== before ==
Design chipmunk, start of the top module:
module chipmunk
	#(parameter addrSize = 12)
	(input clk,
	 input reset,
	 input [addrSize-1:0] startPC,
	 input [7:0] dataBus,
	 output [7:0] dataBusWrite,
	 output reg [addrSize-1:0] addrBus,
	 output weMem,
	 output done);
Settings: LEC_CHECK=0, ABC_AREA=1, CAP_MARGIN=0, CORE_MARGIN=2, CORE_UTILIZATION=66, CTS_CLUSTER_DIAMETER=44, CTS_CLUSTER_SIZE=78, MAX_ROUTING_LAYER=met5, PLACE_DENSITY_LB_ADDON=0.2, SLEW_MARGIN=40; clock period 3.82 ns.
run.sh (not shown) runs the stock make flow with config.mk's settings and CLKGATE_MAP_FILE=.
To summarise before: no stage aborted, but the layout did not pass its checks, failing on negative setup slack.
--- input diff before..after ---
- removing CTS_CLUSTER_DIAMETER (formerly 44)
- changing CAP_MARGIN from 0 to 20
- changing CORE_UTILIZATION from 66 to 40
- removing ABC_AREA (formerly 1)
- removing MAX_ROUTING_LAYER (formerly met5)
- changing SLEW_MARGIN from 40 to 20
- removing CTS_CLUSTER_SIZE (formerly 78)
- removing PLACE_DENSITY_LB_ADDON (formerly 0.2)
- changing the clock period (ns, I/O delays scaled along) from 3.82 to 4.69
### Flow results
after was carried through to the last stage, and its layout satisfied the timing, DRC and antenna checks.
after vs before — netlist area before placement climbed by a few percent
When after is measured against before, its final cell count without fillers turns out 172 lower.
Per the comparison of after with before, worst setup slack increased 0.54 ns, non-clock buffer count decreased 24, sequential share of layout area increased 0.25 points, fraction of power consumed by sequential logic increased 2.5 points, number of buffers inserted by post-CTS setup repair decreased 2.


## v41
Starting RTL as in the previous note.
clock: 5.09 ns
lec_check: 0
abc_area: 1
cap_margin: 20
core_margin: 2
core_utilization: 24
cts_cluster_diameter: 44
cts_cluster_size: 73
hold_slack_margin: 0.28
max_routing_layer: met5
place_density: 0.42
setup_slack_margin: 1.11
slew_margin: 40
v41 ran to completion and came out clean on the timing, DRC and antenna checks.
Input changes introduced in v32 (baseline for comparison: v41):
- PLACE_DENSITY no longer set, was 0.42
- CTS_CLUSTER_SIZE no longer set, was 73
- CORE_UTILIZATION now 64, was 24
- HOLD_SLACK_MARGIN no longer set, was 0.28
- CTS_CLUSTER_DIAMETER no longer set, was 44
- SETUP_SLACK_MARGIN no longer set, was 1.11
- SLEW_MARGIN now 20, was 40
- MAX_ROUTING_LAYER no longer set, was met5
- the clock period (ns, I/O delays scaled along) now 4.34, was 5.09
Switching part of the total: v32 and v41 compared, higher one is v41
Relative to v41, clock-net power has increased by 9.1% in v32.
The lower minimum setup slack in the final design came out of v32.
Cell area power density ends up lower on v41.
v41 -> v32: maximum count of clock buffers along a single path flat
In the reports for v32 and v41, the larger layout overhead on the synthesized area belongs to v41.
Count of clock buffers in the final design ends up lower on v32.
v32 vs. v41: wire length went down; via count of the first global-routing pass went down; fraction of power consumed by the clock network went up.
Of the two candidates, v41 has the worse estimated wirelength of the detail-placed design and v32 the better one.
[inputs] v36 vs v32
- ABC_AREA no longer set, was 1
- CORE_UTILIZATION now 68, was 64
- the clock period (ns, I/O delays scaled along) now 4.33, was 4.34
The final reports for v36 and v32 show sequential share of layout area lower in the former. The power density normalized to cell area of v36 is lower than that of v32. Setup slack of the most critical reg-to-reg path: v36 worse than v32. In v36, the worst slew slack as a fraction of its limit came out 8.1 points above the value in v32. On v36: final net count is 13% lower than what v32 gave. Relative to v32, the internal power component measured on v36 has increased by more than 10%. v36 ended with more post-route total power than v32. Compared v36 vs v32, and final area is up in v36. Higher area growth from synthesis to layout goes to v36 over v32. The final reports for v36 and v32 show share of the clock period used by the worst path higher in the former. v36 finished all stages; layout check result: FAIL, due to negative setup slack. v32 ended with every stage complete and zero timing, DRC or antenna violations.
--- input diff v36..v17 ---
- the clock period (ns, I/O delays scaled along): 4.33 -> 5.97
[summary]
- v17 was carried through to the last stage, and its layout satisfied the timing, DRC and antenna checks.
- v17: area used by multi-input combinational logic is 3.4% lower than what v36 reported.
- Final clock period utilization by the worst path sits lower in v17 than in v36.
- Class of the most critical setup path = flip-flop to output port: v17; class of the most critical setup path = flip-flop to flip-flop: v36
- Taking v17 as 1.0, v36 lands at 0.866 on number of filler cells placed in the layout.
- Going from v36 to v17, setup slack went up; post-layout instance count excluding filler cells shrank by 95; number of buffers outside the clock class in the layout lower; power consumed by combinational cells fell by 42%; area of all placed cells without fillers went down.


Starting RTL as in the previous note.
Settings: LEC_CHECK=0, ABC_AREA=1, CAP_MARGIN=20, CORE_MARGIN=2, CORE_UTILIZATION=68, CTS_CLUSTER_DIAMETER=231, CTS_CLUSTER_SIZE=15, PLACE_DENSITY=0.35, SETUP_SLACK_MARGIN=0.79, SLEW_MARGIN=20; clock period 2.72 ns.
The starting point ended with an error in clock tree synthesis (4_1_cts) on DPL-0038.
Edit:
--- a/flow/config.mk
+++ b/flow/config.mk
@@ -8 +7,0 @@
-export ABC_AREA = 1
@@ -11,5 +10 @@
-export CORE_UTILIZATION = 68
-export CTS_CLUSTER_DIAMETER = 231
-export CTS_CLUSTER_SIZE = 15
-export PLACE_DENSITY = 0.35
-export SETUP_SLACK_MARGIN = 0.79
+export CORE_UTILIZATION = 33
==> flow/constraint.sdc (replaced) <==
create_clock -name core_clock -period 4.69 [get_ports {clk}]
set_input_delay 0.9380 -clock core_clock [delete_from_list [all_inputs] [get_ports {clk}]]
set_output_delay 0.9380 -clock core_clock [all_outputs]
set_load 0.01 [all_outputs]
What happened: The new run passed the timing, DRC and antenna checks. Area after synthesis rises by 3.6%. Synthesized cell count came out lower by 16%. Die area grows by about 110%.


## rev 12
chipmunk again, from the RTL that the note above started with.
clock: 5.09 ns
lec_check: 0
abc_area: 1
cap_margin: 20
core_margin: 2
core_utilization: 24
cts_cluster_diameter: 44
cts_cluster_size: 73
hold_slack_margin: 0.3
max_routing_layer: met4
place_density: 0.4
setup_slack_margin: 1.11
slew_margin: 40
Rev 12 has completed all stages; timing, DRC and antenna checks passed.
Modified inputs, rev 13 compared to rev 12
# rev 12
export LEC_CHECK = 0
export ABC_AREA = 1
export CAP_MARGIN = 20
export CORE_MARGIN = 2
export CORE_UTILIZATION = 24
export CTS_CLUSTER_DIAMETER = 44
export CTS_CLUSTER_SIZE = 73
export HOLD_SLACK_MARGIN = 0.3
export MAX_ROUTING_LAYER = met4
export PLACE_DENSITY = 0.4
export SETUP_SLACK_MARGIN = 1.11
export SLEW_MARGIN = 40
create_clock -name core_clock -period 5.09 [get_ports {clk}]
# rev 13
export LEC_CHECK = 0
export ABC_AREA = 1
export CAP_MARGIN = 20
export CORE_MARGIN = 2
export CORE_UTILIZATION = 67
export CTS_CLUSTER_SIZE = 73
export SLEW_MARGIN = 20
create_clock -name core_clock -period 3.87 [get_ports {clk}]
## What came out
The worst setup slack number comes out higher for rev 12 vs rev 13.
Setup skew after layout (rev 13 over rev 12): decrease, 0.0037 ns
When the final numbers for rev 13 and rev 12 were put side by side, the wire length of the first global-routing pass turned out to be greater in rev 12.
Between rev 12 and rev 13, the flow reports number of standard cells in the layout, taps in and fillers out decreasing by more than 10%.
Rev 12 was larger in final cell area than rev 13.


Starting RTL as in the previous note.
clock: 2.38 ns
lec_check: 0
abc_area: 1
cap_margin: 20
core_margin: 2
core_utilization: 72
cts_cluster_diameter: 248
cts_cluster_size: 99
place_density: 0.36
slew_margin: 20
tns_end_percent: 20
The starting point failed in clock tree synthesis, error DPL-0038.
Edit:
ABC_AREA = 0   (was 1)
CORE_ASPECT_RATIO = 0.5   (was unset)
clock period = 2.96 ns   (was 2.38 ns; I/O delays follow)
After rerunning:
- The changed run stopped in global routing with GRT-0116
- die area climbs by 3.8%
- synthesized cell count is lower by 16%
- synthesized area rose by 3.6%
Edit:
ABC_AREA = unset   (was 0)
CORE_ASPECT_RATIO = unset   (was 0.5)
CORE_UTILIZATION = 65   (was 72)
CTS_CLUSTER_DIAMETER = unset   (was 248)
CTS_CLUSTER_SIZE = unset   (was 99)
PLACE_DENSITY = unset   (was 0.36)
TNS_END_PERCENT = unset   (was 20)
clock period = 3.87 ns   (was 2.96 ns; I/O delays follow)
The changed run ran to the end with violations: negative setup slack.
Synthesized cell count does not change.
Die size went up by 10%.
Synthesized area is unchanged.
Edit:
CORE_UTILIZATION = 60   (was 65)
SETUP_SLACK_MARGIN = 1.05   (was unset)
clock period = 3.84 ns   (was 3.87 ns; I/O delays follow)
Effect:
- The new run reached the layout checks and failed them: negative setup slack
- maximum frequency stays flat
- setup slack gets worse by 41 ps
- non-clock buffer count climbs by 57


chipmunk again, from the RTL that the note above started with.
==> flow/config.mk <==
export PLATFORM = sky130hd
export DESIGN_NAME = chipmunk
export DESIGN_NICKNAME = chipmunk
export VERILOG_FILES = /design/flow/design.v
export SDC_FILE = /design/flow/constraint.sdc
export NUM_CORES = 4
export LEC_CHECK = 0
export CAP_MARGIN = 20
export CORE_MARGIN = 2
export CORE_UTILIZATION = 24
export CTS_CLUSTER_DIAMETER = 44
export HOLD_SLACK_MARGIN = 0.1
export MAX_ROUTING_LAYER = met5
export PLACE_DENSITY = 0.41
export SLEW_MARGIN = 40
==> flow/constraint.sdc <==
create_clock -name core_clock -period 5.51 [get_ports {clk}]
set_input_delay 1.1020 -clock core_clock [delete_from_list [all_inputs] [get_ports {clk}]]
set_output_delay 1.1020 -clock core_clock [all_outputs]
set_load 0.01 [all_outputs]
Then changed:
--- a/flow/config.mk
+++ b/flow/config.mk
@@ -7,0 +8 @@
+export ABC_AREA = 1
@@ -11,0 +13 @@
+export CTS_CLUSTER_SIZE = 73
@@ -14 +16,2 @@
-export PLACE_DENSITY = 0.41
+export PLACE_DENSITY = 0.42
+export SETUP_SLACK_MARGIN = 1.11
==> flow/constraint.sdc (replaced) <==
create_clock -name core_clock -period 5.09 [get_ports {clk}]
set_input_delay 1.0180 -clock core_clock [delete_from_list [all_inputs] [get_ports {clk}]]
set_output_delay 1.0180 -clock core_clock [all_outputs]
set_load 0.01 [all_outputs]
Wire length rises by 6.0%.
First-iteration DRC count falls by 3.2%.
Total power rises by 17%.
Flip-flop count does not change.
Then changed:
--- a/flow/config.mk
+++ b/flow/config.mk
@@ -8 +7,0 @@
-export ABC_AREA = 1
@@ -9,0 +9 @@
+export CELL_PAD_IN_SITES_DETAIL_PLACEMENT = 2
@@ -13 +13 @@
-export CTS_CLUSTER_SIZE = 73
+export CTS_CLUSTER_SIZE = 66
@@ -16,3 +16,2 @@
-export PLACE_DENSITY = 0.42
-export SETUP_SLACK_MARGIN = 1.11
-export SLEW_MARGIN = 40
+export PLACE_DENSITY = 0.41
+export SLEW_MARGIN = 30
==> flow/constraint.sdc (replaced) <==
create_clock -name core_clock -period 5.63 [get_ports {clk}]
set_input_delay 1.1260 -clock core_clock [delete_from_list [all_inputs] [get_ports {clk}]]
set_output_delay 1.1260 -clock core_clock [all_outputs]
set_load 0.01 [all_outputs]
Outcome: The new run ran to the end with no violations; clock power went down by about a fifth; worst setup slack loses 0.76 ns; design area goes down by a few percent.
Then changed:
--- a/flow/config.mk
+++ b/flow/config.mk
@@ -9 +8,0 @@
-export CELL_PAD_IN_SITES_DETAIL_PLACEMENT = 2
@@ -12,2 +11,2 @@
-export CTS_CLUSTER_DIAMETER = 44
-export CTS_CLUSTER_SIZE = 66
+export CTS_CLUSTER_DIAMETER = 26
+export CTS_CLUSTER_SIZE = 17
@@ -17 +16 @@
-export SLEW_MARGIN = 30
+export SLEW_MARGIN = 40
==> flow/constraint.sdc (replaced) <==
create_clock -name core_clock -period 5.51 [get_ports {clk}]
set_input_delay 1.1020 -clock core_clock [delete_from_list [all_inputs] [get_ports {clk}]]
set_output_delay 1.1020 -clock core_clock [all_outputs]
set_load 0.01 [all_outputs]
What happened: Synthesized area stays the same. Final cell count rose by 0.43%. Final area rose by 0.68%. Clock-buffer cell count rose by 1. Clock power rose by 3.1%. Total power rose by 1.5%. Setup slack gets worse by 0.013 ns. Critical path depth rose by 3. Maximum frequency rose by 2.1%.


chipmunk again, from the RTL that the note above started with.
==> flow/config.mk <==
export PLATFORM = sky130hd
export DESIGN_NAME = chipmunk
export DESIGN_NICKNAME = chipmunk
export VERILOG_FILES = /design/flow/design.v
export SDC_FILE = /design/flow/constraint.sdc
export NUM_CORES = 4
export LEC_CHECK = 0
export CAP_MARGIN = 20
export CELL_PAD_IN_SITES_GLOBAL_PLACEMENT = 3
export CORE_ASPECT_RATIO = 1.1
export CORE_MARGIN = 2
export CORE_UTILIZATION = 40
export GPL_ROUTABILITY_DRIVEN = 0
export GPL_TIMING_DRIVEN = 0
export SETUP_SLACK_MARGIN = 1.3
export SLEW_MARGIN = 20
==> flow/constraint.sdc <==
create_clock -name core_clock -period 5.0 [get_ports {clk}]
set_input_delay 1.0000 -clock core_clock [delete_from_list [all_inputs] [get_ports {clk}]]
set_output_delay 1.0000 -clock core_clock [all_outputs]
set_load 0.01 [all_outputs]
The starting point ran to the end with no violations.
Then changed:
- CELL_PAD_IN_SITES_DETAIL_PLACEMENT: default -> 1
- CORE_MARGIN: 2 -> 8
- CTS_CLUSTER_SIZE: default -> 58
- MAX_ROUTING_LAYER: default -> met4
- PLACE_DENSITY: default -> 0.78
- SETUP_SLACK_MARGIN: 1.3 -> 0.03
What happened: Die size came out higher by about a fifth; worst setup slack got worse by 0.0060 ns; cell count came out lower by a few percent; wire length came out higher slightly; design area came out lower by roughly a tenth; sequential power barely changes.


## job 101
Starting RTL as in the previous note.
export LEC_CHECK = 0
export CAP_MARGIN = 15
export CELL_PAD_IN_SITES_DETAIL_PLACEMENT = 2
export CORE_ASPECT_RATIO = 0.55
export CORE_MARGIN = 2
export CORE_UTILIZATION = 42
export CTS_CLUSTER_DIAMETER = 286
export CTS_CLUSTER_SIZE = 51
export GPL_ROUTABILITY_DRIVEN = 1
export HOLD_SLACK_MARGIN = -0.05
export MAX_ROUTING_LAYER = met4
export MIN_ROUTING_LAYER = met1
export SETUP_SLACK_MARGIN = 0.66
export SLEW_MARGIN = 40
export TNS_END_PERCENT = 45
create_clock -name core_clock -period 2.98 [get_ports {clk}]
Seen in the log of job 101: DPL-0033 during detailed placement, after which the run never completed.
Inputs modified between job 101 and job 102:
Settings: TNS_END_PERCENT removed (was 45); CELL_PAD_IN_SITES_DETAIL_PLACEMENT removed (was 2); SLEW_MARGIN changed from 40 to 20; CORE_UTILIZATION changed from 42 to 20; SETUP_SLACK_MARGIN removed (was 0.66); HOLD_SLACK_MARGIN removed (was -0.05); CAP_MARGIN changed from 15 to 20; CTS_CLUSTER_SIZE removed (was 51); CTS_CLUSTER_DIAMETER removed (was 286); CORE_ASPECT_RATIO removed (was 0.55); the clock period (ns, I/O delays scaled along) changed from 2.98 to 5.0.
### Flow results
- FAIL: job 101; every other run in job 102 and job 101 is clean
- Area fraction in full adders, half adders and majority gates came out exactly the same in job 102 and job 101.
- Job 102 and job 101 ended up with nearly the same net count after synthesis.
- For area figure in the yosys stat output, job 101 and job 102 come out practically identical.
- Reported for job 102 and job 101, post-synth tally of flip-flops with integrated enable turned out identical to the last digit.
Input changes introduced in job 103 (baseline for comparison: job 102):
Settings: setting ABC_AREA to 1 for the first time; removing MIN_ROUTING_LAYER (formerly met1); setting TNS_END_PERCENT to 15 for the first time; removing GPL_ROUTABILITY_DRIVEN (formerly 1); setting CTS_CLUSTER_DIAMETER to 262 for the first time; setting CTS_CLUSTER_SIZE to 97 for the first time; removing MAX_ROUTING_LAYER (formerly met4); changing CORE_UTILIZATION from 20 to 54; setting PLACE_DENSITY_LB_ADDON to 0.04 for the first time.
Results
- Summary of job 103 over job 102: wire length saw a decrease; data arrival time of the critical path saw a decrease; inverter tally of the final layout excluding the clock network saw an increase.
- Comparing final critical-path share of the clock period for job 103 and job 102, the smaller number came from job 103.
- Between job 103 and job 102, the instance count of the mapped netlist is lower for job 102.
- Cmp job 103 vs job 102: synthesis area per yosys lower in job 103
- Comparing the two runs side by side, job 103 comes out ahead of job 102 on die area.
What job 104 does differently from job 103 at the input level:
Settings: CORE_UTILIZATION: 54 -> 65; PLACE_DENSITY_LB_ADDON: 0.04 -> unset; CTS_CLUSTER_SIZE: 97 -> unset; CTS_CLUSTER_DIAMETER: 262 -> unset; ABC_AREA: 1 -> unset; TNS_END_PERCENT: 15 -> unset; the clock period (ns, I/O delays scaled along): 5.0 -> 3.95.
Notes after the runs:
Status job 104: flow complete, layout not clean - negative setup slack
Job 104 does worse than job 103 on static leakage.
The power in job 104 was higher than what job 103 gave.
Delta (job 104 minus job 103): share of power burned in combinational logic now larger; area inside the core boundary down about 13%.
Summary of the comparison: non-clock buffer count is higher in job 104, relative to job 103.
--- input diff job 104..job 105 ---
Settings: an added CTS_CLUSTER_SIZE of 32; an added CTS_CLUSTER_DIAMETER of 356; a change of CORE_UTILIZATION from 65 to 68; a change of the clock period (ns, I/O delays scaled along) from 3.95 to 3.72.
[summary]
- Although it ran to completion, job 105 produced a layout that fails the final checks because of negative setup slack.
- Job 105 reports its startpoint of the worst setup timing path as opcode[1] while job 104 reports opcode[5].
- Looking at endpoint of the most critical setup path, the aReg[7] result is from job 104; the zFlagReg one comes from job 105.
- Diff job 104..job 105 | number of placed cells counting well taps | negligible
- The count of antenna diodes in the layout in job 105 sits 3 above the value recorded for job 104.
- Tally of filler cells in the layout shrinks by more than a quarter when moving from job 104 to job 105.
Power is estimated from default activity; no workload was simulated.
